### flow/run.sh
#!/bin/bash
# the make line also repeats each setting of config.mk as NAME=value (left out here)
make -C /OpenROAD-flow-scripts/flow DESIGN_CONFIG=/design/flow/config.mk WORK_HOME=/design/flow/orfs CLKGATE_MAP_FILE= finish
### flow/config.mk
export PLATFORM = sky130hd
export DESIGN_NAME = pwm_hw
export DESIGN_NICKNAME = pwm_hw
export VERILOG_FILES = /design/flow/design.v
export SDC_FILE = /design/flow/constraint.sdc
export NUM_CORES = 4
export LEC_CHECK = 0
export CAP_MARGIN = 20
export CORE_MARGIN = 2
export CORE_UTILIZATION = 64
export CTS_CLUSTER_SIZE = 31
export HOLD_SLACK_MARGIN = 0.28
export PLACE_DENSITY = 0.6
export SETUP_SLACK_MARGIN = 0.3
export SLEW_MARGIN = 20
### flow/constraint.sdc
create_clock -name core_clock -period 1.01 [get_ports {clk}]
set_input_delay 0.2020 -clock core_clock [delete_from_list [all_inputs] [get_ports {clk}]]
set_output_delay 0.2020 -clock core_clock [all_outputs]
set_load 0.01 [all_outputs]
### flow/design.v
module pwm_hw(
input clk,      			 
input reset,  			     
input red,                   
input green,                 
input blue,                  
output [19:0] Red_High_HW,   
output [19:0] Red_Low_HW,    
output [19:0] Green_High_HW, 
output [19:0] Green_Low_HW,  
output [19:0] Blue_High_HW,  
output [19:0] Blue_Low_HW    
             );
HW_PWM Red(.clk(clk),.reset(reset),.Colour_input(red),.High_Count(Red_High_HW),.Low_Count(Red_Low_HW));           
HW_PWM Green(.clk(clk),.reset(reset),.Colour_input(green),.High_Count(Green_High_HW), .Low_Count(Green_Low_HW));  
HW_PWM Blue(.clk(clk),.reset(reset),.Colour_input(blue),.High_Count(Blue_High_HW), .Low_Count(Blue_Low_HW));      
endmodule
module HW_PWM(
input clk,                     
input reset,                   
input Colour_input,            
output reg [19:0] High_Count,  
output reg [19:0] Low_Count    
            );
reg PrevPwm;                   
reg [19:0]Count;               
always@(posedge clk)
begin
if (!reset)                    
    begin
	Count<=20'b0;
	High_Count<=20'b0;
	Low_Count<=20'b0;          
	PrevPwm<=1'b0;
	end
else if(Colour_input==1)       
   begin
	if(PrevPwm!=Colour_input)  
		begin
 		Low_Count<=Count;      
		PrevPwm<=1'b1;         
		Count<=20'b0;          
		end
	else
		begin                  
		Count<=Count+1'b1;     
		end
  end
else if(Colour_input==0)       
	begin
	if(PrevPwm!=Colour_input)  
		begin
		High_Count<=Count;     
		PrevPwm<=Colour_input; 
		Count<=20'b0;          
		end
else
     begin                     
     Count<=Count+1'b1;        
     end     
end
end			
endmodule			
==> run summary, run 1 <==
run results: die span in y=between 100 and 150 microns, largest area contributor in the netlist=dfxtp_1, Mapped Avg Cell Area=roughly 10 sq um, die area=approximately 12000 sq um, error msg=[ERROR DPL-0038] Utilization greater than 100%, impossible to legalize, Placer Congestion=0.8562, ranking of synthesized cells by area=dfxtp_1, mux2i_1, nor2b_1, xnor2_1, nor2_1, port bufs=approximately 120, Area leader share=0.5047, synthesized area=around 7300 sq um, Adder Area Share=0.01551, Core ar.=10940 sq um, Synth cell types=33, count leader, synth=dfxtp_1, EDFF count, synth=0, Std-Cell Rows=38, XOR-XNOR Cells, Area Fraction=0.04344, Async S/R FF share, synth=0, Yosys reg bits=roughly 180, synthesis warning total=1, area fraction in compound gates=0.02465, Yosys Instances=approximately 700, Largest logic family=simple AND/OR/NAND/NOR gates, MUX area fraction=0.1724, status=aborted with a tool error, Last stage=clock tree synthesis, dpl cells=~1100, DP Wirelength=between 15000 and 20000 microns, Post-Syn Instances=approximately 700, DIE WIDTH=between 100 and 150 microns, Ports=between 100 and 150, register share after synthesis=0.5047, synthesized net count=between 700 and 800, Simple-Gate Fraction of Synth Area=0.2105, Post-synth top cells=dfxtp_1, mux2i_1, nor2b_1, yosys stat chip area=between 7000 and 8000 sq um, Initial Utilization=0.6637, Post-synth top flop=dfxtp_1
## per-stage QoR
stage | worst slack (ps) | hold WS (ps) | area [sq um]
floorplan | -515.6 | 368.0 | 8020
global placement | -784.1 | 435.7 | 10200
detailed placement | -813.5 | 443.0 | 10200
==> run 2, diff against run 1 <==
ABC_AREA = 1   (was not set)
CORE_ASPECT_RATIO = 1.59   (was not set)
CTS_CLUSTER_DIAMETER = 222   (was not set)
CTS_CLUSTER_SIZE = 100   (was 31)
HOLD_SLACK_MARGIN = not set   (was 0.28)
SETUP_SLACK_MARGIN = not set   (was 0.3)
TNS_END_PERCENT = 10   (was not set)
==> run 2 against run 1 <==
Against the previous run:
- the run again fails in clock tree synthesis
- die size decreased by 2.0%
- synthesized area decreased by 2.2%
- synthesized cell count increased by 30%
==> run summary, run 2 <==
run results: synthesized area=7096 sq um (was 7258 sq um), die area=11970 sq um (was 12210 sq um), EDFF count, synth=0 (unchanged), DIE WIDTH=87.51 microns (was 110.5 microns), count leader, synth=dfxtp_1 (unchanged), dpl cells=1235 (was 1082), Last stage=clock tree synthesis (unchanged), Post-synth top cells=dfxtp_1, o21ai_0, a21oi_1, nor2_1, nand2_1 (was dfxtp_1, mux2i_1, nor2b_1), yosys stat chip area=7096 sq um (was 7258 sq um), Initial Utilization=0.6564 (was 0.6637), Placer Congestion=0.9124 (was 0.8562), status=aborted with a tool error (unchanged), DP Worst Slack=-752.9 ps (was -813.5 ps), largest area contributor in the netlist=dfxtp_1 (unchanged), port bufs=124 (unchanged), XOR-XNOR Cells, Area Fraction=0 (was 0.04344), DP Wirelength=15880 microns (was 16460 microns), Synth cell types=22 (was 33), Core ar.=10810 sq um (was 10940 sq um), Async S/R FF share, synth=0 (unchanged), Largest logic family=AND-OR/OR-AND gates (was simple AND/OR/NAND/NOR gates), error msg=[ERROR DPL-0033] detailed placement checks failed during check placement. (was [ERROR DPL-0038] Utilization greater than 100%, impossible to legalize), Adder Area Share=0.01587 (was 0.01551), Std-Cell Rows=48 (was 38), Post-synth top flop=dfxtp_1 (unchanged), area fraction in compound gates=0.2028 (was 0.02465), Ports=125 (unchanged), synthesized net count=925 (was 717), Yosys reg bits=183 (unchanged), register share after synthesis=0.5163 (was 0.5047), synthesis warning total=1 (unchanged), Simple-Gate Fraction of Synth Area=0.1954 (was 0.2105), die span in y=136.8 microns (was 110.5 microns), ranking of synthesized cells by area=dfxtp_1, o21ai_0, a21oi_1, nor2_1, nand2_1 (was dfxtp_1, mux2i_1, nor2b_1, xnor2_1, nor2_1), Yosys Instances=911 (was 703), Area leader share=0.5163 (was 0.5047), MUX area fraction=0 (was 0.1724), Mapped Avg Cell Area=7.789 sq um (was 10.32 sq um), Post-Syn Instances=911 (was 703)
run 2: stage by stage:
| stage | area (sq um) | total power (W) | hold WS (ps) |
|---|---|---|---|
| after floorplan | 7262 | 0.009280 | 391.5 |
| after global placement | 9364 | 0.01049 | 444.4 |
| after detailed placement | 9364 | 0.01067 | 455.4 |
==> run 3, diff against run 2 <==
ABC_AREA = not set   (was 1)
CORE_ASPECT_RATIO = not set   (was 1.59)
CORE_UTILIZATION = 12   (was 64)
CTS_CLUSTER_DIAMETER = not set   (was 222)
CTS_CLUSTER_SIZE = not set   (was 100)
TNS_END_PERCENT = not set   (was 10)
clock period = 2.43 ns   (was 1.01 ns; I/O delays follow)
==> run 3 against run 2 <==
Against the previous run:
- the run now finishes clean
- synthesized area rose by 2.3%
- synthesized cell count fell by 23%
- die size went up to 5.2 times the previous value
==> run summary, run 3 <==
yosys + openroad results -> crit path from=Red.High_Count[17]$_SDFFE_PN0P_, Synth cell types=33 (was 22), critical path class=flip-flop to output port, Max power group=sequential cells, CP endpoint kind=output port, max-cap viol count=0, Residual DRC=0, hold endpoint=Green.High_Count[7]$_SDFFE_PN0P_, CTS Hold Bufs=0, hold crit path type=primary input to flip-flop, die area=62470 sq um (was 11970 sq um), Vias/cell=around 3.3, combinational power share=0.056, Critical Path RT=between 1500 and 2000 ps, final hold viol count=0, antenna violations before repair=0, CP Depth=1, Leak=~3.3 nW, clock latency on the worst-skew pair=about 480 ps, post-CTS sizing=0, Slew @ Worst Pin=662.6 ps, DRT Pass-1 Iters=4, synthesized net count=717 (was 925), worst reg-to-reg setup slack=about 560 ps, P_int=between 0.004 and 0.005 W, Async S/R FF share, synth=0 (unchanged), Clk pin slew, worst setup/hold paths=roughly 80 ps, die span in y=249.9 microns (was 136.8 microns), EDFF count, synth=0 (unchanged), register share after synthesis=0.5047 (was 0.5163), Largest logic family=simple AND/OR/NAND/NOR gates (was AND-OR/OR-AND gates), largest net degree at the start of global routing=35, Gate Area=between 3000 and 4000 sq um, WL per Instance=approximately 13 microns, Clk network pwr share=0.452, Core ar.=60020 sq um (was 10810 sq um), Mapped Avg Cell Area=10.32 sq um (was 7.789 sq um), ranking of synthesized cells by area=dfxtp_1, mux2i_1, nor2b_1, xnor2_1, nor2_1 (was dfxtp_1, o21ai_0, a21oi_1, nor2_1, nand2_1), Layout Nets=847, Tot GR Track Use=0.06833, CTS tree=built, post-layout util=0.1685, Final Cycle Share=0.8562, Post CTS Setup Buffer Count=0, relative slew slack=0.5542, Post-synth top flop=dfxtp_1 (unchanged), Simple-Gate Fraction of Synth Area=0.2105 (was 0.1954), count leader, synth=dfxtp_1 (unchanged), min-delay src=reset, Flop pwr share=0.492, Std-Cell Rows=90 (was 48), first-pass GRT wire length=31680 microns, Ports=125 (unchanged), worst-case clock buffer depth=2, Setup Viol. Count Final=0, fin crit period=2080 ps, Worst Setup EP=Red_High_HW[17], tool warning count=29, RR Startpoint=Blue.Count[9]$_SDFF_PP0_, Yosys reg bits=183 (unchanged), Synth-to-Final Area Change=39.30%, Clock Power=~0.0028 W, fill count=6622, routed via count=roughly 5400, number of global-route vias before repair=about 5300, Area leader share=0.5047 (was 0.5163), R2R Path End=Blue.Count[19]$_SDFF_PP0_, Comb group=roughly 0.00034 W, hold slack=~450 ps, CP top delay family=buffers and inverters, XOR-XNOR Cells, Area Fraction=0.04344 (was 0), synthesis warning total=1 (unchanged), status=no timing/DRC/antenna violations (was aborted with a tool error), Initial Utilization=0.1209 (was 0.6564), Cell Chain, Critical Path=clkdlybuf4s50_1, Post-Syn Instances=703 (was 911), Slew Viols, Final=0, Worst Path Arrival=1590 ps, yosys stat chip area=7258 sq um (was 7096 sq um), Placer Congestion=0.7469 (was 0.9124), DIE WIDTH=249.9 microns (was 87.51 microns), Worst Skew=approximately 12 ps, seq pwr=0.00303 W, largest area contributor in the netlist=dfxtp_1 (unchanged), crit path max fanout=2, CP Launch Type=flip-flop, Net Sw Power=0.001635 W, overall routed net length=between 20000 and 25000 microns, Adder Area Share=0.01551 (was 0.01587), Max Fclk=480.7 MHz, Worst path slowest cell=clkdlybuf4s50_1, crit-path max cell delay=750 ps, CTS buffer count=17, root buffer cell=clkbuf_16, Cell Pwr Density=608.7 nW/um^2, unrepaired setup endpoints after global routing=false, Yosys Instances=703 (was 911), Post-synth top cells=dfxtp_1, mux2i_1, nor2b_1 (was dfxtp_1, o21ai_0, a21oi_1, nor2_1, nand2_1), Final ANT Viol Nets=0, DP Wirelength=14790 microns (was 15880 microns), setup TNS=0 ps, clk sink count=183, port bufs=124 (unchanged), MUX area fraction=0.1724 (was 0), DRT iter0 DRCs=roughly 230, CP bufs+invs=1, VDD IR max=0.5437 mV, synthesized area=7258 sq um (was 7096 sq um), H-tree levels=4, register area=3664 sq um, Sw Ratio=0.2656, Worst Reg-to-Reg Cells=4, area fraction in compound gates=0.02465 (was 0.2028), hold path cells=2, GRT overflow=0
-- run 3: per-layer routing --
layer / global-route usage / part of all wire / vias to the layer above
met2: 0.1023 / 0.45 / 124
met1: 0.08276 / 0.46 / 2597
met3: 0.03421 / 0.079 / 20
met5: 0 / 0 / -
li1: - / - / 2667
met4: 0.02754 / 0.017 / 0
-- run 3: layout make-up --
class	instances	area share
clock buffers	17	0.04207
well taps	782	0.09677
diodes	2	0.0004950
multi-input cells	470	0.3349
inverters	11	0.004084
repair buffers	150	0.1455
clock inverters	15	0.01386
flip-flops and latches	183	0.3623
-- run 3: through the flow --
stage	setup slack, ps	power (W)	cells	cell area [sq um]
5_1_grt	268.7	0.006444	1628	10110
4_1_cts	316.0	0.006332	1628	10110
3_5_place_dp	327.4	0.003454	1596	9540
6_report	349.5	0.006155	1630	10110
3_3_place_gp	339.1	0.003450	1596	9540
2_1_floorplan	586.7	0.003327	703	7258
==> run 4, diff against run 3 <==
ABC_AREA = 1   (was not set)
CORE_UTILIZATION = 67   (was 12)
CTS_CLUSTER_DIAMETER = 268   (was not set)
CTS_CLUSTER_SIZE = 95   (was not set)
PLACE_DENSITY = 0.4   (was 0.6)
TNS_END_PERCENT = 10   (was not set)
clock period = 1.13 ns   (was 2.43 ns; I/O delays follow)
==> run 4 against run 3 <==
Against the previous run:
- the run now fails in clock tree synthesis
- synthesized cell count increased by 30%
- synthesized area is 2.2% lower
- die size down 82%
==> run summary, run 4 <==
run results: die area=11430 sq um (was 62470 sq um), Initial Utilization=0.6873 (was 0.1209), port bufs=124 (unchanged), Async S/R FF share, synth=0 (unchanged), Mapped Avg Cell Area=7.789 sq um (was 10.32 sq um), Placed Area=9112 sq um (was 9540 sq um), Area leader share=0.5163 (was 0.5047), count leader, synth=dfxtp_1 (unchanged), largest area contributor in the netlist=dfxtp_1 (unchanged), synthesis warning total=1 (unchanged), Post-Syn Instances=911 (was 703), DP Wirelength=14760 microns (was 14790 microns), Ports=125 (unchanged), XOR-XNOR Cells, Area Fraction=0 (was 0.04344), yosys stat chip area=7096 sq um (was 7258 sq um), Post-synth top cells=dfxtp_1, o21ai_0, a21oi_1, nor2_1, nand2_1 (was dfxtp_1, mux2i_1, nor2b_1), Synth cell types=22 (was 33), Simple-Gate Fraction of Synth Area=0.1954 (was 0.2105), Adder Area Share=0.01587 (was 0.01551), Post-synth top flop=dfxtp_1 (unchanged), MUX area fraction=0 (was 0.1724), Std-Cell Rows=37 (was 90), area fraction in compound gates=0.2028 (was 0.02465), Placer Congestion=0.9080 (was 0.7469), Last stage=clock tree synthesis, status=aborted with a tool error (was no timing/DRC/antenna violations), die span in y=106.9 microns (was 249.9 microns), Yosys Instances=911 (was 703), ranking of synthesized cells by area=dfxtp_1, o21ai_0, a21oi_1, nor2_1, nand2_1 (was dfxtp_1, mux2i_1, nor2b_1, xnor2_1, nor2_1), DIE WIDTH=106.9 microns (was 249.9 microns), EDFF count, synth=0 (unchanged), error msg=[ERROR DPL-0038] Utilization greater than 100%, impossible to legalize, Yosys reg bits=183 (unchanged), Core ar.=10320 sq um (was 60020 sq um), Largest logic family=AND-OR/OR-AND gates (was simple AND/OR/NAND/NOR gates), synthesized area=7096 sq um (was 7258 sq um), register share after synthesis=0.5163 (was 0.5047), synthesized net count=925 (was 717)
-- run 4: stage by stage --
stage               std cells  hold WS [ps]  setup TNS, ps  setup WS, ps  utilization
floorplan                 911         416.2          -1520        -39.88            -
global placement         1220         441.0         -73610        -547.3       0.8827
detailed placement       1220         451.8         -83090        -627.6       0.8827
==> run 5, diff against run 4 <==
ABC_AREA = 0   (was 1)
CELL_PAD_IN_SITES_DETAIL_PLACEMENT = 2   (was not set)
CORE_MARGIN = 6   (was 2)
CORE_UTILIZATION = 42   (was 67)
CTS_CLUSTER_DIAMETER = not set   (was 268)
CTS_CLUSTER_SIZE = not set   (was 95)
GPL_ROUTABILITY_DRIVEN = 0   (was not set)
HOLD_SLACK_MARGIN = 0.27   (was not set)
MAX_ROUTING_LAYER = met4   (was not set)
MIN_ROUTING_LAYER = met2   (was not set)
PLACE_DENSITY = 0.78   (was 0.4)
SLEW_MARGIN = 10   (was 20)
TNS_END_PERCENT = 85   (was 10)
clock period = 1.53 ns   (was 1.13 ns; I/O delays follow)
==> run 5 against run 4 <==
Against the previous run:
- the flow again stops in clock tree synthesis
- synthesized cell count is 23% lower
- synthesized area increased by 2.3%
- die size grew 80%
==> run summary, run 5 <==
run results: register share after synthesis=0.5047 (was 0.5163), port bufs=124 (unchanged), Placed Area=9341 sq um (was 9112 sq um), status=aborted with a tool error (unchanged), Last stage=clock tree synthesis (unchanged), count leader, synth=dfxtp_1 (unchanged), Largest logic family=simple AND/OR/NAND/NOR gates (was AND-OR/OR-AND gates), EDFF count, synth=0 (unchanged), MUX area fraction=0.1724 (was 0), Synth cell types=33 (was 22), area fraction in compound gates=0.02465 (was 0.2028), Yosys Instances=703 (was 911), DIE WIDTH=143.5 microns (was 106.9 microns), XOR-XNOR Cells, Area Fraction=0.04344 (was 0), Area leader share=0.5047 (was 0.5163), Async S/R FF share, synth=0 (unchanged), Yosys reg bits=183 (unchanged), Core ar.=16700 sq um (was 10320 sq um), Adder Area Share=0.01551 (was 0.01587), Initial Utilization=0.4346 (was 0.6873), Ports=125 (unchanged), Std-Cell Rows=47 (was 37), die span in y=143.5 microns (was 106.9 microns), Mapped Avg Cell Area=10.32 sq um (was 7.789 sq um), Post-synth top cells=dfxtp_1, mux2i_1, nor2b_1 (was dfxtp_1, o21ai_0, a21oi_1, nor2_1, nand2_1), die area=20580 sq um (was 11430 sq um), largest area contributor in the netlist=dfxtp_1 (unchanged), dpl cells=1089 (was 1220), yosys stat chip area=7258 sq um (was 7096 sq um), DP Wirelength=21040 microns (was 14760 microns), error msg=[ERROR DPL-0033] detailed placement checks failed during check placement. (was [ERROR DPL-0038] Utilization greater than 100%, impossible to legalize), synthesized net count=717 (was 925), Simple-Gate Fraction of Synth Area=0.2105 (was 0.1954), synthesis warning total=1 (unchanged), ranking of synthesized cells by area=dfxtp_1, mux2i_1, nor2b_1, xnor2_1, nor2_1 (was dfxtp_1, o21ai_0, a21oi_1, nor2_1, nand2_1), Post-Syn Instances=703 (was 911), Post-synth top flop=dfxtp_1 (unchanged), synthesized area=7258 sq um (was 7096 sq um)
run 5: stage by stage:
step	setup slack, ps	TNS (ps)	total power [W]	hold slack [ps]
detailed placement	-464.6	-36430	0.005538	515.7
global placement	-313.6	-19080	0.005495	493.7
floorplan	-80.27	-80.27	0.005278	451.8
==> run 6, diff against run 5 <==
ABC_AREA = not set   (was 0)
CELL_PAD_IN_SITES_DETAIL_PLACEMENT = not set   (was 2)
CORE_ASPECT_RATIO = 0.9   (was not set)
CORE_MARGIN = 2   (was 6)
CORE_UTILIZATION = 72   (was 42)
CTS_CLUSTER_DIAMETER = 94   (was not set)
CTS_CLUSTER_SIZE = 56   (was not set)
GPL_ROUTABILITY_DRIVEN = not set   (was 0)
HOLD_SLACK_MARGIN = not set   (was 0.27)
MAX_ROUTING_LAYER = not set   (was met4)
MIN_ROUTING_LAYER = not set   (was met2)
PLACE_DENSITY = not set   (was 0.78)
PLACE_DENSITY_LB_ADDON = 0.04   (was not set)
SETUP_SLACK_MARGIN = 0.38   (was not set)
SLEW_MARGIN = 20   (was 10)
TNS_END_PERCENT = not set   (was 85)
clock period = 1.32 ns   (was 1.53 ns; I/O delays follow)
==> run 6 against run 5 <==
Against the previous run:
- the flow stops in global placement
- die size is 47% lower
- synthesized cell count stayed put
- synthesized area unchanged
==> run summary, run 6 <==
run results: status=aborted with a tool error (unchanged), Last stage=global placement (was clock tree synthesis), error msg=[ERROR FLW-0024] Place density exceeds 1.0 (current PLACE_DENSITY_LB_ADDON =  0.04). Please check if the value of  PLACE_DENSITY_LB_ADDON is between 0 and 0.99. (was [ERROR DPL-0033] detailed placement checks failed during check placement.), synthesis warning total=1 (unchanged), die area=10900 sq um (was 20580 sq um), register share after synthesis=0.5047 (unchanged), Largest logic family=simple AND/OR/NAND/NOR gates (unchanged), yosys stat chip area=7258 sq um (unchanged), Yosys reg bits=183 (unchanged), Initial Utilization=0.7451 (was 0.4346), ranking of synthesized cells by area=dfxtp_1, mux2i_1, nor2b_1, xnor2_1, nor2_1 (unchanged), Ports=125 (unchanged), MUX area fraction=0.1724 (unchanged), Post-synth top flop=dfxtp_1 (unchanged), Post-synth top cells=dfxtp_1, mux2i_1, nor2b_1 (unchanged), Std-Cell Rows=34 (was 47), die span in y=99.25 microns (was 143.5 microns), EDFF count, synth=0 (unchanged), synthesized net count=717 (unchanged), area fraction in compound gates=0.02465 (unchanged), synthesized area=7258 sq um (unchanged), Post-Syn Instances=703 (unchanged), Yosys Instances=703 (unchanged), Mapped Avg Cell Area=10.32 sq um (unchanged), Async S/R FF share, synth=0 (unchanged), Adder Area Share=0.01551 (unchanged), Core ar.=9742 sq um (was 16700 sq um), DIE WIDTH=109.8 microns (was 143.5 microns), Area leader share=0.5047 (unchanged), Synth cell types=33 (unchanged), largest area contributor in the netlist=dfxtp_1 (unchanged), Simple-Gate Fraction of Synth Area=0.2105 (unchanged), XOR-XNOR Cells, Area Fraction=0.04344 (unchanged), count leader, synth=dfxtp_1 (unchanged)
==> run 7, diff against run 6 <==
CORE_ASPECT_RATIO = not set   (was 0.9)
CTS_CLUSTER_SIZE = not set   (was 56)
PLACE_DENSITY = 0.37   (was not set)
PLACE_DENSITY_LB_ADDON = not set   (was 0.04)
SETUP_SLACK_MARGIN = 0.27   (was 0.38)
==> run 7 against run 6 <==
Against the previous run:
- the run fails in detailed placement
- synthesized cell count stayed put
- die size hardly changed
- synthesized area stayed put
==> run summary, run 7 <==
run results: status=aborted with a tool error (unchanged), Last stage=detailed placement (was global placement), error msg=Error: detail_place.tcl, 38 bad optional access (was [ERROR FLW-0024] Place density exceeds 1.0 (current PLACE_DENSITY_LB_ADDON =  0.04). Please check if the value of  PLACE_DENSITY_LB_ADDON is between 0 and 0.99.), synthesized net count=717 (unchanged), largest area contributor in the netlist=dfxtp_1 (unchanged), area fraction in compound gates=0.02465 (unchanged), DIE WIDTH=104.4 microns (was 109.8 microns), synthesized area=7258 sq um (unchanged), EDFF count, synth=0 (unchanged), Post-synth top flop=dfxtp_1 (unchanged), Placer Congestion=roughly 0.85, Synth cell types=33 (unchanged), die span in y=104.4 microns (was 99.25 microns), Async S/R FF share, synth=0 (unchanged), Area leader share=0.5047 (unchanged), Post-synth top cells=dfxtp_1, mux2i_1, nor2b_1 (unchanged), Simple-Gate Fraction of Synth Area=0.2105 (unchanged), Initial Utilization=0.7426 (was 0.7451), Largest logic family=simple AND/OR/NAND/NOR gates (unchanged), Post-Syn Instances=703 (unchanged), Std-Cell Rows=36 (was 34), port bufs=124, Yosys Instances=703 (unchanged), yosys stat chip area=7258 sq um (unchanged), Ports=125 (unchanged), register share after synthesis=0.5047 (unchanged), Adder Area Share=0.01551 (unchanged), synthesis warning total=1 (unchanged), ranking of synthesized cells by area=dfxtp_1, mux2i_1, nor2b_1, xnor2_1, nor2_1 (unchanged), Mapped Avg Cell Area=10.32 sq um (unchanged), XOR-XNOR Cells, Area Fraction=0.04344 (unchanged), count leader, synth=dfxtp_1 (unchanged), die area=10900 sq um (about the same), Yosys reg bits=183 (unchanged), MUX area fraction=0.1724 (unchanged), Core ar.=9774 sq um (was 9742 sq um)
[run 7: per-stage QoR]
stage	instances	TNS [ps]	setup slack [ps]	hold slack [ps]
2_1_floorplan	703	-1661	-205.7	430.0
3_3_place_gp	1016	-36570	-440.5	494.9
==> run 8, diff against run 7 <==
CORE_UTILIZATION = 68   (was 72)
CTS_CLUSTER_DIAMETER = not set   (was 94)
CTS_CLUSTER_SIZE = 23   (was not set)
HOLD_SLACK_MARGIN = -0.08   (was not set)
PLACE_DENSITY = 0.6   (was 0.37)
SETUP_SLACK_MARGIN = not set   (was 0.27)
clock period = 1.55 ns   (was 1.32 ns; I/O delays follow)
==> run 8 against run 7 <==
Against the previous run:
- the flow stops in global routing
- synthesized area stayed put
- synthesized cell count did not move
- die size increased by 5.7%
==> run summary, run 8 <==
run results: H-tree levels=4, Area leader share=0.5047 (unchanged), Ports=125 (unchanged), GRT overflow=approximately 110, Std-Cell Rows=37 (was 36), synthesized net count=717 (unchanged), status=aborted with a tool error (unchanged), CTS Hold Bufs=0, root buffer cell=clkbuf_8, worst-case clock buffer depth=2, Last stage=global routing (was detailed placement), largest area contributor in the netlist=dfxtp_1 (unchanged), port bufs=124 (unchanged), CTS buffer count=17, Adder Area Share=0.01551 (unchanged), DP Wirelength=12280 microns, Async S/R FF share, synth=0 (unchanged), Largest logic family=simple AND/OR/NAND/NOR gates (unchanged), Simple-Gate Fraction of Synth Area=0.2105 (unchanged), Initial Utilization=0.7031 (was 0.7426), Yosys reg bits=183 (unchanged), ranking of synthesized cells by area=dfxtp_1, mux2i_1, nor2b_1, xnor2_1, nor2_1 (unchanged), synthesis warning total=1 (unchanged), Placer Congestion=0.8835 (was 0.8539), XOR-XNOR Cells, Area Fraction=0.04344 (unchanged), area fraction in compound gates=0.02465 (unchanged), error msg=[ERROR GRT-0232] Routing congestion too high. Check the congestion heatmap in the GUI. (was Error: detail_place.tcl, 38 bad optional access), Core ar.=10320 sq um (was 9774 sq um), Post-Syn Instances=703 (unchanged), synthesized area=7258 sq um (unchanged), Yosys Instances=703 (unchanged), count leader, synth=dfxtp_1 (unchanged), die span in y=107.3 microns (was 104.4 microns), register share after synthesis=0.5047 (unchanged), EDFF count, synth=0 (unchanged), Post-synth top flop=dfxtp_1 (unchanged), Mapped Avg Cell Area=10.32 sq um (unchanged), yosys stat chip area=7258 sq um (unchanged), MUX area fraction=0.1724 (unchanged), Synth cell types=33 (unchanged), die area=11520 sq um (was 10900 sq um), Tot GR Track Use=0.7688, clk sink count=183, Post-synth top cells=dfxtp_1, mux2i_1, nor2b_1 (unchanged), DIE WIDTH=107.3 microns (was 104.4 microns)
==> run 8: what timing repair did <==
action	CTS
resized	145
endpoints found under the setup margin	141
setup buffers	1
pin swaps	6
==> run 8: metrics by stage <==
| step | hold slack [ps] | setup slack [ps] | total power [W] | instances | area [sq um] |
|---|---|---|---|---|---|
| after floorplan | 451.8 | -64.27 | 0.005210 | 703 | 7302 |
| after global placement | 484.4 | -269.8 | 0.005388 | 999 | 9190 |
| after detailed placement | 506.2 | -374.9 | 0.005413 | 999 | 9190 |
| after CTS | 229.8 | -98.69 | 0.009833 | 1032 | 9763 |
==> run 8: routing by layer <==
| metal | GRT overflow | track usage |
|---|---|---|
| met5 | 0 | 0 |
| met4 | 52 | 0.8813 |
| met3 | 0 | 0.5012 |
| met2 | 56 | 0.9665 |
| met1 | 0 | 0.7864 |
==> run 9, diff against run 8 <==
CELL_PAD_IN_SITES_GLOBAL_PLACEMENT = 1   (was not set)
CORE_ASPECT_RATIO = 0.5   (was not set)
CORE_UTILIZATION = 52   (was 68)
CTS_CLUSTER_DIAMETER = 340   (was not set)
CTS_CLUSTER_SIZE = 100   (was 23)
HOLD_SLACK_MARGIN = -0.05   (was -0.08)
PLACE_DENSITY = not set   (was 0.6)
SETUP_SLACK_MARGIN = 0.31   (was not set)
TNS_END_PERCENT = 20   (was not set)
clock period = 2.0 ns   (was 1.55 ns; I/O delays follow)
==> run 9 against run 8 <==
Against the previous run:
- the run now finishes clean
- synthesized cell count stayed put
- synthesized area stayed put
- die size is 30% higher
==> run summary, run 9 <==
yosys + openroad results -> status=no timing/DRC/antenna violations (was aborted with a tool error), crit path from=Green.High_Count[16]$_SDFFE_PN0P_, Largest logic family=simple AND/OR/NAND/NOR gates (unchanged), Leak=between 3 and 4 nW, Antenna diodes=0, worst-case clock buffer depth=2 (unchanged), CTS Hold Bufs=0 (unchanged), final hold viol count=0, hold slack=~370 ps, worst reg-to-reg setup slack=350 ps, hold crit path type=primary input to flip-flop, setup TNS=0 ps, count leader, synth=dfxtp_1 (unchanged), CP endpoint kind=output port, Std-Cell Rows=30 (was 37), Initial Utilization=0.5342 (was 0.7031), R2R Path End=Red.Count[19]$_SDFF_PP0_, Placer Congestion=0.8021 (was 0.8835), P_int=0.005693 W, Worst Skew=13.35 ps, Ports=125 (unchanged), yosys stat chip area=7258 sq um (unchanged), Clk network pwr share=0.445, hold endpoint=Green.PrevPwm$_SDFFE_PN0P_, Mapped Avg Cell Area=10.32 sq um (unchanged), Cell Pwr Density=approximately 770 nW/um^2, CTS tree=built, Vias/cell=between 5 and 6, RR Startpoint=Red.Count[11]$_SDFF_PP0_, Synth cell types=33 (unchanged), synthesis warning total=1 (unchanged), Clock Power=around 0.0033 W, DRT Pass-1 Iters=4, critical path class=flip-flop to output port, XOR-XNOR Cells, Area Fraction=0.04344 (unchanged), GRT overflow=0, port bufs=124 (unchanged), seq pwr=about 0.0037 W, Residual DRC=0, wl on met1=about 7200 microns, Simple-Gate Fraction of Synth Area=0.2105 (unchanged), overall routed net length=about 15000 microns, area fraction in compound gates=0.02465 (unchanged), max-cap viol count=0, H-tree levels=4 (unchanged), DP Worst Slack=97.13 ps (was -374.9 ps), clock latency on the worst-skew pair=about 420 ps, Setup Viol. Count Final=0, number of global-route vias before repair=approximately 5000, Yosys Instances=703 (unchanged), relative slew slack=0.6981, Worst Path Arrival=about 1300 ps, Max power group=sequential cells, Sw Ratio=0.2238, crit-path max cell delay=550 ps, Final Cycle Share=0.8496, Layout Nets=about 860, routed via count=between 5000 and 6000, Worst Reg-to-Reg Cells=4, Worst path slowest cell=clkdlybuf4s50_1, Post-synth top cells=dfxtp_1, mux2i_1, nor2b_1 (unchanged), ranking of synthesized cells by area=dfxtp_1, mux2i_1, nor2b_1, xnor2_1, nor2_1 (unchanged), Core ar.=13590 sq um (was 10320 sq um), Critical Path RT=1600 ps, CP Launch Type=flip-flop, VDD IR max=between 0.4 and 0.5 mV, Final ANT Viol Nets=0, DP Wirelength=10140 microns (was 12280 microns), crit path max fanout=2, largest area contributor in the netlist=dfxtp_1 (unchanged), WL per Instance=14.40 microns, Top Metal Used=met4, Adder Area Share=0.01551 (unchanged), hold path cells=2, min-delay src=reset, final worst slack=300.8 ps, met3 wire length=a little over 500 microns, Slew @ Worst Pin=452.8 ps, Max Fclk=approximately 590 MHz, Flop pwr share=0.503, die span in y=87.54 microns (was 107.3 microns), Area leader share=0.5047 (unchanged), post-layout util=0.7011, register share after synthesis=0.5047 (unchanged), Cell Chain, Critical Path=clkdlybuf4s50_1, largest net degree at the start of global routing=between 60 and 70, root buffer cell=clkbuf_16 (was clkbuf_8), EDFF count, synth=0 (unchanged), unrepaired setup endpoints after global routing=true, synthesized area=7258 sq um (unchanged), combinational power share=0.053, Tot GR Track Use=0.2067, CP top delay family=buffers and inverters, met2 WL=7205 microns, Async S/R FF share, synth=0 (unchanged), DRT iter0 DRCs=approximately 200, Slew Viols, Final=0, Yosys reg bits=183 (unchanged), antenna violations before repair=0, synthesized net count=717 (unchanged), CTS buffer count=17 (unchanged), Post-synth top flop=dfxtp_1 (unchanged), die area=14980 sq um (was 11520 sq um), MUX area fraction=0.1724 (unchanged), fin crit period=1699 ps, Clk pin slew, worst setup/hold paths=around 70 ps, CP Depth=1, Comb group=between 0.0003 and 0.0004 W, CP bufs+invs=1, Net Sw Power=between 0.0015 and 0.002 W, first-pass GRT wire length=roughly 25000 microns, Post-Syn Instances=703 (unchanged), clk sink count=183 (unchanged), tool warning count=33, DIE WIDTH=171.1 microns (was 107.3 microns), Synth-to-Final Area Change=31.25%, Worst Setup EP=Green_High_HW[16]
## run 9: final cells by class
class / instances / area, sq um
fillers: 1090 / 4061
flip-flops and latches: 183 / 3697
multi-input cells: 470 / 3447
repair buffers: 159 / 1529
clock buffers: 18 / 429.2
well taps: 192 / 240.2
clock inverters: 12 / 142.6
inverters: 11 / 41.29
## run 9: stage by stage
stage / area, sq um / cells / power (W)
6_report: 9527 / 1045 / 0.007335
5_1_grt: 9527 / 1045 / 0.007592
4_1_cts: 9397 / 1043 / 0.007409
3_5_place_dp: 8845 / 1013 / 0.004164
3_3_place_gp: 8845 / 1013 / 0.004160
2_1_floorplan: 7262 / 703 / 0.004044
## run 9: per-layer routing
layer | track usage | vias up
li1 | - | 2674
met1 | 0.2733 | 2518
met2 | 0.3471 | 81
met3 | 0.04338 | 15
met4 | 0.06086 | 0
met5 | 0 | -
## run 9: what timing repair did
action	4_1_cts	5_1_grt
setup endpoints to repair	105	120
pin swaps	0	3
buffers inserted	0	2
gates resized	20	42
==> run 10, diff against run 9 <==
ABC_AREA = 1   (was not set)
CAP_MARGIN = 30   (was 20)
CELL_PAD_IN_SITES_DETAIL_PLACEMENT = 2   (was not set)
CELL_PAD_IN_SITES_GLOBAL_PLACEMENT = not set   (was 1)
CORE_ASPECT_RATIO = 0.57   (was 0.5)
CORE_MARGIN = 10   (was 2)
CORE_UTILIZATION = 20   (was 52)
CTS_CLUSTER_DIAMETER = 363   (was 340)
CTS_CLUSTER_SIZE = 32   (was 100)
GPL_ROUTABILITY_DRIVEN = 0   (was not set)
HOLD_SLACK_MARGIN = not set   (was -0.05)
MAX_ROUTING_LAYER = met5   (was not set)
MIN_ROUTING_LAYER = met2   (was not set)
PLACE_DENSITY_LB_ADDON = 0.01   (was not set)
SETUP_SLACK_MARGIN = 0.33   (was 0.31)
SLEW_MARGIN = 0   (was 20)
TNS_END_PERCENT = 90   (was 20)
clock period = 1.53 ns   (was 2.0 ns; I/O delays follow)
==> run 10 against run 9 <==
Against the previous run:
- power rose by 66%
- sequential power rose by 46%
- combinational power rose to 5.6 times the previous value
- via count rose by 80%
- clock skew fell by 3.5 ps
- register-to-register slack got worse by 190 ps
- final cell count rose by 54%
- setup slack got worse by 140 ps
- count of clock-buffer cells in the layout rose by 4
- first-iteration DRC count rose to 2.6 times the previous value
- critical path type is now flip-flop to flip-flop
- critical endpoint is now Green.Count[8]$_SDFF_PP0_
==> run summary, run 10 <==
yosys + openroad results -> status=no timing/DRC/antenna violations (unchanged), P_int=0.008790 W (was 0.005693 W), Synth-to-Final Area Change=62.11% (was 31.25%), dpl cells=1521 (was 1013), DIE WIDTH=269.5 microns (was 171.1 microns), Layout Nets=1133 (was 856), Post-synth top flop=dfxtp_1 (unchanged), Cell Pwr Density=1061 nW/um^2 (was 770.0 nW/um^2), clk sink count=183 (unchanged), worst reg-to-reg setup slack=160 ps (was 350 ps), CTS buffer count=17 (unchanged), register share after synthesis=0.5163 (was 0.5047), Worst Skew=9.815 ps (was 13.35 ps), seq pwr=0.00540 W (was 0.00369 W), synthesized area=7096 sq um (was 7258 sq um), yosys stat chip area=7096 sq um (was 7258 sq um), hold slack=306.4 ps (was 371.8 ps), Slew @ Worst Pin=439.2 ps (was 452.8 ps), Critical Path RT=1870 ps (was 1600 ps), Worst path slowest cell=dfxtp_4 (was clkdlybuf4s50_1), CP endpoint kind=flip-flop (was output port), count leader, synth=dfxtp_1 (unchanged), largest area contributor in the netlist=dfxtp_1 (unchanged), Final Cycle Share=0.8928 (was 0.8496), VDD IR max=0.7483 mV (was 0.4656 mV), overall routed net length=31010 microns (was 15050 microns), Ports=125 (unchanged), R2R Path End=Green.Count[8]$_SDFF_PP0_ (was Red.Count[19]$_SDFF_PP0_), Post-synth top cells=dfxtp_1, o21ai_0, a21oi_1, nor2_1, nand2_1 (was dfxtp_1, mux2i_1, nor2b_1), Async S/R FF share, synth=0 (unchanged), Std-Cell Rows=51 (was 30), Most common cell on crit path=nand2_4, Flop pwr share=0.442 (was 0.503), CP Launch Type=flip-flop (unchanged), GRT overflow=0 (unchanged), synthesized net count=925 (was 717), Core ar.=34590 sq um (was 13590 sq um), worst-case clock buffer depth=2 (unchanged), Adder Area Share=0.01587 (was 0.01551), hold crit path type=primary input to flip-flop (unchanged), Clk pin slew, worst setup/hold paths=70 ps (about the same), root buffer cell=clkbuf_16 (unchanged), XOR-XNOR Cells, Area Fraction=0 (was 0.04344), Clk network pwr share=0.381 (was 0.445), CP Depth=7 (was 1), clock latency on the worst-skew pair=450 ps (was 420 ps), min-delay src=green (was reset), Sw Ratio=0.2795 (was 0.2238), first-pass GRT wire length=46290 microns (was 24780 microns), relative slew slack=0.7068 (was 0.6981), largest net degree at the start of global routing=41 (was 62), die span in y=162.2 microns (was 87.54 microns), synthesis warning total=1 (unchanged), port bufs=124 (unchanged), Cell Chain, Critical Path=ha_4 > nand2_4 > nor2_4 > nand2_4 > buf_12 > o21ai_2 > a21oi_2 (was clkdlybuf4s50_1), final worst slack=164.0 ps (was 300.8 ps), Initial Utilization=0.2052 (was 0.5342), Synth cell types=22 (was 33), EDFF count, synth=0 (unchanged), antenna violations before repair=0 (unchanged), DP Worst Slack=-273.8 ps (was 97.13 ps), hold endpoint=Green.PrevPwm$_SDFFE_PN0P_ (unchanged), Yosys Instances=911 (was 703), Net Sw Power=0.003410 W (was 0.001642 W), CP bufs+invs=1 (unchanged), final hold viol count=0 (unchanged), Yosys reg bits=183 (unchanged), critical path class=flip-flop to flip-flop (was flip-flop to output port), routed via count=9535 (was 5288), number of global-route vias before repair=11450 (was 5030), unrepaired setup endpoints after global routing=true (unchanged), RR Startpoint=Green.Count[0]$_SDFF_PP0_ (was Red.Count[11]$_SDFF_PP0_), DP Wirelength=22250 microns (was 10140 microns), Worst Setup EP=Green.Count[8]$_SDFF_PP0_ (was Green_High_HW[16]), CP top delay family=simple AND/OR/NAND/NOR gates (was buffers and inverters), Vias/cell=5.930 (was 5.060), CTS tree=built (unchanged), MUX area fraction=0 (was 0.1724), fin cells=1608 (was 1045), fin crit period=1366 ps, crit path max fanout=4 (was 2), max-cap viol count=0 (unchanged), Final ANT Viol Nets=0 (unchanged), crit path from=Green.Count[0]$_SDFF_PP0_ (was Green.High_Count[16]$_SDFFE_PN0P_), tool warning count=32 (was 33), Slew Viols, Final=0 (unchanged), Max power group=sequential cells (unchanged), Worst Reg-to-Reg Cells=7 (was 4), DRT Pass-1 Iters=7 (was 4), Largest logic family=AND-OR/OR-AND gates (was simple AND/OR/NAND/NOR gates), H-tree levels=4 (unchanged), DRT iter0 DRCs=541 (was 206), WL per Instance=19.29 microns (was 14.40 microns), Post-Syn Instances=911 (was 703), die area=43710 sq um (was 14980 sq um), combinational power share=0.177 (was 0.053), hold path cells=4 (was 2), Comb group=0.00216 W (was 0.000386 W), Setup Viol. Count Final=0 (unchanged), Simple-Gate Fraction of Synth Area=0.1954 (was 0.2105), Worst Path Arrival=1710 ps (was 1300 ps), Residual DRC=0 (unchanged), Max Fclk=between 700 and 800 MHz, ranking of synthesized cells by area=dfxtp_1, o21ai_0, a21oi_1, nor2_1, nand2_1 (was dfxtp_1, mux2i_1, nor2b_1, xnor2_1, nor2_1), crit-path max cell delay=370 ps (was 550 ps), area fraction in compound gates=0.2028 (was 0.02465), Clock Power=0.00464 W (was 0.00326 W), setup TNS=0 ps (unchanged), Area leader share=0.5163 (was 0.5047), Leak=4.493 nW (was 3.583 nW), post-layout util=0.3326 (was 0.7011), CTS Hold Bufs=0 (unchanged), Mapped Avg Cell Area=7.789 sq um (was 10.32 sq um), Tot GR Track Use=0.2117 (was 0.2067)
## run 10: what timing repair did
item | 4_1_cts | 5_1_grt
pin swaps | 31 | 50
setup buffers | 20 | 33
resized | 861 | 172
gates cloned | 1 | 2
setup endpoints to repair | 210 | 275
## run 10: per-layer routing
metal	track usage	routed length [microns]	up-vias
met5	0.01941	118	-
met4	0.03357	527	5
met3	0.3506	15460	40
met2	0.2028	14910	2678
met1	-	0	3406
li1	-	-	3406
## run 10: cell type report
cell class                      instances  area [sq um]
Antenna cell                            1         2.502
Clock buffer                           22         484.2
Clock inverter                          8         97.59
Fill cell                            3894         23080
Inverter                               83         336.6
Multi-Input combinational cell        602          3611
Sequential cell                       183          3901
Tap cell                              477         596.8
Timing Repair Buffer                  232          2472
## run 10: per-stage QoR
step	total power (W)	area [sq um]
after floorplan	0.006050	7119
after CTS	0.01207	10650
final	0.01220	11500
after global placement	0.007136	9263
after detailed placement	0.007163	9263
after global routing	0.01287	11500
Power figures rest on the tool's default switching activity, not on a simulated workload.
